==> inputs of build 95 <==
## scr_search
module scr_search(clk,rst,start,R_fixed,angle1,adder,error,X,Y,done
    );
wire [13:0] R_LUT[255:0];
wire [13:0] tan_LUT[255:0];
wire [3:0] adder_LUT[255:0];
wire [13:0] sind_LUT[19:0];
assign sind_LUT[0]=14'b00000001001001;
assign sind_LUT[1]=14'b00000001010000;
assign sind_LUT[2]=14'b00000001011000;
assign sind_LUT[3]=14'b00000001011111;
assign sind_LUT[4]=14'b00000001100110;
assign sind_LUT[5]=14'b00000001101110;
assign sind_LUT[6]=14'b00000001110101;
assign sind_LUT[7]=14'b00000001111100;
assign sind_LUT[8]=14'b00000010000100;
assign sind_LUT[9]=14'b00000010001011;
assign sind_LUT[10]=14'b00000010010010;
assign sind_LUT[11]=14'b00000010011010;
assign sind_LUT[12]=14'b00000010100001;
assign sind_LUT[13]=14'b00000010101000;
assign sind_LUT[14]=14'b00000010110000;
assign sind_LUT[15]=14'b00000010110111;
assign sind_LUT[16]=14'b00000010111110;
assign sind_LUT[17]=14'b00000011000110;
assign sind_LUT[18]=14'b00000011001101;
assign sind_LUT[19]=14'b00000011010100;
assign R_LUT[0]=14'b000000000000000;
assign R_LUT[1]=14'b000000010000000;
assign R_LUT[2]=14'b000000100000000;
assign R_LUT[3]=14'b000000110000000;
assign R_LUT[4]=14'b000001000000000;
assign R_LUT[5]=14'b000001010000000;
assign R_LUT[6]=14'b000001100000000;
assign R_LUT[7]=14'b000001110000000;
assign R_LUT[8]=14'b000010000000000;
assign R_LUT[9]=14'b000010010000000;
assign R_LUT[10]=14'b00010100000000;
assign R_LUT[11]=14'b00010110000000;
assign R_LUT[12]=14'b00011000000000;
assign R_LUT[13]=14'b00011010000000;
assign R_LUT[14]=14'b00011100000000;
assign R_LUT[15]=14'b00011110000000;
assign R_LUT[16]=14'b00000010000000;
  ...
==> flow/config.mk <==
export PLATFORM = sky130hd
export DESIGN_NAME = scr_search
export DESIGN_NICKNAME = scr_search
export VERILOG_FILES = /design/flow/design.v
export SDC_FILE = /design/flow/constraint.sdc
export NUM_CORES = 4
export LEC_CHECK = 0
export ABC_AREA = 1
export CAP_MARGIN = 20
export CORE_MARGIN = 2
export CORE_UTILIZATION = 39
export PLACE_DENSITY = 0.45
export SETUP_SLACK_MARGIN = 1.75
export SLEW_MARGIN = 20
export TNS_END_PERCENT = 10
==> flow/constraint.sdc <==
create_clock -name core_clock -period 6.3 [get_ports {clk}]
set_input_delay 1.2600 -clock core_clock [delete_from_list [all_inputs] [get_ports {clk}]]
set_output_delay 1.2600 -clock core_clock [all_outputs]
set_load 0.01 [all_outputs]
run.sh (not shown) runs the stock make flow with config.mk's settings and CLKGATE_MAP_FILE=.
==> build 71 (differences from build 95) <==
Settings changed: ABC_AREA 1 to default, CORE_UTILIZATION 39 to 25, SETUP_SLACK_MARGIN 1.75 to default, TNS_END_PERCENT 10 to default.
==> flow/constraint.sdc (replaced) <==
create_clock -name core_clock -period 15.6 [get_ports {clk}]
set_input_delay 3.1200 -clock core_clock [delete_from_list [all_inputs] [get_ports {clk}]]
set_output_delay 3.1200 -clock core_clock [all_outputs]
set_load 0.01 [all_outputs]
==> summary of the runs <==
- Between build 95 and build 71, the lower count of clock-buffer cells in the layout is in build 95 (gap 1).
- The clock power of build 95 is 3.3 times that of build 71.
- Build 71 finished clean. Build 95 finished but failed the layout checks on setup timing.
- In flip-flop count, build 95 and build 71 do not differ.
- Against build 71, the non-clock buffer count of build 95 is higher by 638.
==> figures <==
item	build 71	build 95
Run status	timing/DRC/antenna clean	finished with violations
Reasons for failing layout checks	-	setup timing
Initial core utilization	25.2%	39.9%
Tap cells	615	384
Vias in the first global route	16200	19800
Wirelength, routed	92.9 mm	91.4 mm
Fraction of area in registers	9.23%	6.18%
Simple-Gate Fraction of Synth Area	33.6%	59.3%
Largest type area fraction	10.0%	21.3%
Adder-cell share of the synthesized area	7.76%	8.06%
Met1 layer usage reported by global route	45.0%	60.0%

* * *

==> inputs of exp/nickel <==
Starting RTL as in the previous note.
make LEC_CHECK=0 ABC_AREA=0 CAP_MARGIN=0 CELL_PAD_IN_SITES_DETAIL_PLACEMENT=0 CORE_ASPECT_RATIO=1.04 CORE_MARGIN=2 CORE_UTILIZATION=27 CTS_CLUSTER_SIZE=89 MIN_ROUTING_LAYER=met2 PLACE_DENSITY_LB_ADDON=0.27 SETUP_SLACK_MARGIN=0.39 SLEW_MARGIN=0 TNS_END_PERCENT=70 finish   # period 9.03 ns
==> exp/yarrow: changes against exp/nickel <==
Settings changed: ABC_AREA 0 to not set, CAP_MARGIN 0 to 20, CELL_PAD_IN_SITES_DETAIL_PLACEMENT 0 to not set, CORE_ASPECT_RATIO 1.04 to not set, CORE_UTILIZATION 27 to 48, CTS_CLUSTER_SIZE 89 to not set, HOLD_SLACK_MARGIN set to 0.29, MIN_ROUTING_LAYER met2 to not set, PLACE_DENSITY_LB_ADDON 0.27 to not set, SETUP_SLACK_MARGIN 0.39 to 1.82, SLEW_MARGIN 0 to 20, TNS_END_PERCENT 70 to not set.
==> flow/constraint.sdc (replaced) <==
create_clock -name core_clock -period 6.35 [get_ports {clk}]
set_input_delay 1.2700 -clock core_clock [delete_from_list [all_inputs] [get_ports {clk}]]
set_output_delay 1.2700 -clock core_clock [all_outputs]
set_load 0.01 [all_outputs]
==> exp/lagoon: changes against exp/nickel <==
Settings changed: ABC_AREA 0 to 1, CAP_MARGIN 0 to 20, CELL_PAD_IN_SITES_DETAIL_PLACEMENT 0 to not set, CORE_ASPECT_RATIO 1.04 to not set, CORE_UTILIZATION 27 to 72, CTS_CLUSTER_SIZE 89 to not set, MIN_ROUTING_LAYER met2 to not set, PLACE_DENSITY set to 0.41, PLACE_DENSITY_LB_ADDON 0.27 to not set, SETUP_SLACK_MARGIN 0.39 to not set, SLEW_MARGIN 0 to 20, TNS_END_PERCENT 70 to not set.
==> flow/constraint.sdc (replaced) <==
create_clock -name core_clock -period 2.86 [get_ports {clk}]
set_input_delay 0.5720 -clock core_clock [delete_from_list [all_inputs] [get_ports {clk}]]
set_output_delay 0.5720 -clock core_clock [all_outputs]
set_load 0.01 [all_outputs]
==> qor summary <==
item                                                               exp/yarrow              exp/nickel              exp/lagoon
Result of the run                                      stopped before the end  stopped before the end  stopped before the end
Last stage reached                                                    5_1_grt                 5_1_grt            3_5_place_dp
Post-CTS Setup Bufs                                                        18                      16                       -
Seq/Total Area, Yosys                                                  10.37%                  10.37%                  10.78%
Floorplan Nets                                                           1905                    1905                    2279
Most numerous cell in the Yosys netlist                                nor2_1                  nor2_1                 nand2_1
CTS Hold Buffers Added                                                      0                       0                       -
Count of placed standard cells including taps                            2671                    2630                       -
Routability congestion estimate from global placement                   1.414                   1.308                   1.588
Clock buffer count from CTS                                                 5                       5                       -
Initial core utilization                                               49.08%                  27.38%                  73.02%
Worst slack after detailed placement                                -2.416 ns              -0.6177 ns                       -
Post_cts resized                                                          136                      60                       -
XOR/XNOR Area Share                                                    2.822%                  2.822%                  1.902%
Compound-Gate Fraction of Synth Area                                   35.55%                  35.55%                  7.356%
Yosys top cell area share                                              10.03%                  10.03%                  21.32%
Avg Inst Size Synth                                                 6.681 µm²               6.681 µm²               5.316 µm²
Number of rows created at floorplan                                        57                      78                      46
Mux area share                                                         1.913%                  1.913%                      0%
Clock Root Buffer                                                   clkbuf_16               clkbuf_16                       -
Die W                                                                161.9 µm                210.5 µm                130.5 µm
Deepest clock path buffer count                                             2                       2                       -

* * *

==> job 239 <==
scr_search again, from the RTL that the note above started with.
clock: 11.1 ns
lec_check: 0
cap_margin: 5
core_aspect_ratio: 0.62
core_margin: 2
core_utilization: 25
cts_cluster_diameter: 91
gpl_routability_driven: 0
gpl_timing_driven: 0
min_routing_layer: met2
place_density: 0.45
slew_margin: 40
tns_end_percent: 15
==> inputs of job 7272, as changes to job 239 <==
- CAP_MARGIN: 5 -> 20
- CORE_ASPECT_RATIO: 0.62 -> default
- CORE_UTILIZATION: 25 -> 57
- CTS_CLUSTER_DIAMETER: 91 -> 310
- GPL_ROUTABILITY_DRIVEN: 0 -> default
- GPL_TIMING_DRIVEN: 0 -> default
- MIN_ROUTING_LAYER: met2 -> default
- SETUP_SLACK_MARGIN: default -> 1.82
- SLEW_MARGIN: 40 -> 20
- TNS_END_PERCENT: 15 -> default
==> flow/constraint.sdc (replaced) <==
create_clock -name core_clock -period 6.35 [get_ports {clk}]
set_input_delay 1.2700 -clock core_clock [delete_from_list [all_inputs] [get_ports {clk}]]
set_output_delay 1.2700 -clock core_clock [all_outputs]
set_load 0.01 [all_outputs]
==> inputs of job 2604, as changes to job 239 <==
- CAP_MARGIN: 5 -> 20
- CORE_ASPECT_RATIO: 0.62 -> default
- CORE_UTILIZATION: 25 -> 10
- CTS_CLUSTER_DIAMETER: 91 -> default
- GPL_ROUTABILITY_DRIVEN: 0 -> default
- GPL_TIMING_DRIVEN: 0 -> default
- MIN_ROUTING_LAYER: met2 -> default
- SLEW_MARGIN: 40 -> 20
- TNS_END_PERCENT: 15 -> default
==> flow/constraint.sdc (replaced) <==
create_clock -name core_clock -period 15.7 [get_ports {clk}]
set_input_delay 3.1400 -clock core_clock [delete_from_list [all_inputs] [get_ports {clk}]]
set_output_delay 3.1400 -clock core_clock [all_outputs]
set_load 0.01 [all_outputs]
==> results <==
In area after synthesis, job 2604 and job 239 do not differ. Job 2604 finished with timing, DRC and antenna clean. Job 7272 stopped in global routing. Job 239 did not get past global routing, error GRT-0116. Die area, highest first: job 2604, job 239, job 7272. In synthesized cell count, job 7272 and job 239 do not differ.

* * *

==> 04-19: inputs <==
Starting RTL as in the previous note.
clock: 8.24 ns
lec_check: 0
abc_area: 1
cap_margin: 20
core_margin: 2
core_utilization: 44
place_density: 0.45
slew_margin: 20
==> inputs of 07-15, as changes to 04-19 <==
--- a/flow/config.mk
+++ b/flow/config.mk
@@ -5,9 +5,10 @@
 export SDC_FILE = /design/flow/constraint.sdc
 export NUM_CORES = 4
 export LEC_CHECK = 0
-export ABC_AREA = 1
 export CAP_MARGIN = 20
 export CORE_MARGIN = 2
-export CORE_UTILIZATION = 44
+export CORE_UTILIZATION = 60
+export CTS_CLUSTER_DIAMETER = 398
+export CTS_CLUSTER_SIZE = 98
 export PLACE_DENSITY = 0.45
 export SLEW_MARGIN = 20
==> flow/constraint.sdc (replaced) <==
create_clock -name core_clock -period 6.41 [get_ports {clk}]
set_input_delay 1.2820 -clock core_clock [delete_from_list [all_inputs] [get_ports {clk}]]
set_output_delay 1.2820 -clock core_clock [all_outputs]
set_load 0.01 [all_outputs]
==> inputs of 01-01, as changes to 04-19 <==
--- a/flow/config.mk
+++ b/flow/config.mk
@@ -5,9 +5,9 @@
 export SDC_FILE = /design/flow/constraint.sdc
 export NUM_CORES = 4
 export LEC_CHECK = 0
-export ABC_AREA = 1
 export CAP_MARGIN = 20
 export CORE_MARGIN = 2
-export CORE_UTILIZATION = 44
+export CORE_UTILIZATION = 48
 export PLACE_DENSITY = 0.45
+export SETUP_SLACK_MARGIN = -0.58
 export SLEW_MARGIN = 20
==> flow/constraint.sdc (replaced) <==
create_clock -name core_clock -period 6.35 [get_ports {clk}]
set_input_delay 1.2700 -clock core_clock [delete_from_list [all_inputs] [get_ports {clk}]]
set_output_delay 1.2700 -clock core_clock [all_outputs]
set_load 0.01 [all_outputs]
==> reports/metrics.sh <==
TIMING.CRITICAL_PATH.MODE_CELL='sky130_fd_sc_hd__nand2_1'
CRIT_PATH_MAX_FANOUT=22
LOGIC_GATES=1766
STATUS='complete, no violations'
YS_SEQ_SHARE_PCT=10.78
SETUP.WORST_PATH.END_CLASS='register'
CRITICAL_PATH.TOP_DELAY_FAMILY='simple AND/OR/NAND/NOR gates'
NNONCLKBUFFERS=94
FINAL.CLKBUF_COUNT=5
CRIT_START='count[1]$_SDFFCE_PN0P_'
DRT-WIRELENGTH-PER-CELL_MICRONS=30.67
POST_SYNTH_INSTANCE_AREA_SQ_UM=11510
-- figures above: 04-19

==> reports/metrics.sh <==
ENABLE_FLOP_CELLS=40
ERROR_MESSAGE='[ERROR GRT-0116] Global routing finished with congestion. Check the congestion regions in the DRC Viewer.'
YS_SEQ_SHARE_PCT=10.37
LAST-STAGE-REACHED='5_1_grt'
YOSYS-STAT-AREA_SQ_UM=11970
POST_SYNTH_INSTANCE_AREA_SQ_UM=11970
FLOORPLAN.CORE_AREA_SQ_UM=19530
BUFFER_PORTS.INSERTED=48
STATUS='did not finish'
-- figures above: 07-15

==> reports/metrics.sh <==
STATUS='did not finish'
LAST-STAGE-REACHED='5_1_grt'
ERROR_MESSAGE='[ERROR GRT-0232] Routing congestion too high. Check the congestion heatmap in the GUI.'
DIE_Y_MICRONS=161.9
YS_SEQ_SHARE_PCT=10.37
GRT_USE_MET2_PCT=88.84
-- figures above: 01-01


* * *

==> inputs of xenon <==
scr_search again, from the RTL that the note above started with.
clock: 2.63 ns
lec_check: 0
abc_area: 1
cap_margin: 20
core_margin: 2
core_utilization: 72
cts_cluster_size: 98
place_density: 0.37
slew_margin: 20
==> violet: changes against xenon <==
CELL_PAD_IN_SITES_GLOBAL_PLACEMENT = 1   (was default)
CORE_UTILIZATION = 18   (was 72)
CTS_CLUSTER_DIAMETER = 282   (was default)
PLACE_DENSITY = default   (was 0.37)
PLACE_DENSITY_LB_ADDON = 0.3   (was default)
TNS_END_PERCENT = 10   (was default)
==> flow/constraint.sdc (replaced) <==
create_clock -name core_clock -period 12.0 [get_ports {clk}]
set_input_delay 2.4000 -clock core_clock [delete_from_list [all_inputs] [get_ports {clk}]]
set_output_delay 2.4000 -clock core_clock [all_outputs]
set_load 0.01 [all_outputs]
==> maple: changes against xenon <==
ABC_AREA = default   (was 1)
CORE_UTILIZATION = 55   (was 72)
CTS_CLUSTER_SIZE = default   (was 98)
PLACE_DENSITY = default   (was 0.37)
SETUP_SLACK_MARGIN = -0.11   (was default)
==> flow/constraint.sdc (replaced) <==
create_clock -name core_clock -period 6.3 [get_ports {clk}]
set_input_delay 1.2600 -clock core_clock [delete_from_list [all_inputs] [get_ports {clk}]]
set_output_delay 1.2600 -clock core_clock [all_outputs]
set_load 0.01 [all_outputs]
==> results.json <==
{
  "core.rowCount": 92,
  "mappedNetlistNets": 2279,
  "synth.yosys.seq_area_share_pct": 10.8,
  "run_status": "timing/DRC/antenna clean",
  "logic_family": "simple AND/OR/NAND/NOR gates",
  "dieHeight_um": 257,
  "netlist.top_cell.by_instances": "sky130_fd_sc_hd__nand2_1",
  "syn_inst": 2166,
  "gp_congestion": 1.03,
  "yosysTopAreaCell": "sky130_fd_sc_hd__nand2_1",
  "area_leaders": "sky130_fd_sc_hd__nand2_1 21%, sky130_fd_sc_hd__nor2_1 12%, sky130_fd_sc_hd__edfxtp_1 10%"
}
-- figures above: violet

==> results.json <==
{
  "synth_flop_count": 42,
  "area_leaders": "sky130_fd_sc_hd__edfxtp_1 10%, sky130_fd_sc_hd__ha_1 7.4%, sky130_fd_sc_hd__a21oi_1 5.6%",
  "dieHeight_um": 152,
  "gp_congestion": 1.47,
  "netlist.top_cell.by_instances": "sky130_fd_sc_hd__nor2_1",
  "synth.yosys.seq_area_share_pct": 10.4,
  "logic_family": "AND-OR/OR-AND gates",
  "core.rowCount": 53,
  "cts_buffer_depth": 2,
  "run_status": "aborted with a tool error",
  "haltStage": "5_1_grt",
  "initCoreUtil_pct": 56.4,
  "yosysTopAreaCell": "sky130_fd_sc_hd__edfxtp_1",
  "mappedNetlistNets": 1905,
  "error": "[ERROR GRT-0116] Global routing finished with congestion. Check the congestion regions in the DRC Viewer."
}
-- figures above: maple

==> results.json <==
{
  "syn_area_mm2": 0.0115,
  "run_status": "aborted with a tool error",
  "syn_inst": 2166,
  "die_width_um": 130,
  "dieHeight_um": 130,
  "synth.yosys.seq_area_share_pct": 10.8,
  "haltStage": "3_5_place_dp",
  "core.rowCount": 46,
  "logic_family": "simple AND/OR/NAND/NOR gates",
  "fp.coreArea_mm2": 0.0158,
  "port_buffers": 48,
  "synth.cellmix.adderShare_pct": 8.06,
  "error": "[ERROR DPL-0038] Utilization greater than 100%, impossible to legalize",
  "proportion_of_synthesized_flip_flops_having_asynchronous_set_or_reset_pct": 0,
  "area_leaders": "sky130_fd_sc_hd__nand2_1 21%, sky130_fd_sc_hd__nor2_1 12%, sky130_fd_sc_hd__edfxtp_1 10%",
  "yosysTopAreaCell": "sky130_fd_sc_hd__nand2_1",
  "netlist.top_cell.by_instances": "sky130_fd_sc_hd__nand2_1",
  "yosys.area_share.xor_xnor_pct": 1.90
}
-- figures above: xenon

Power is estimated from default activity; no workload was simulated.
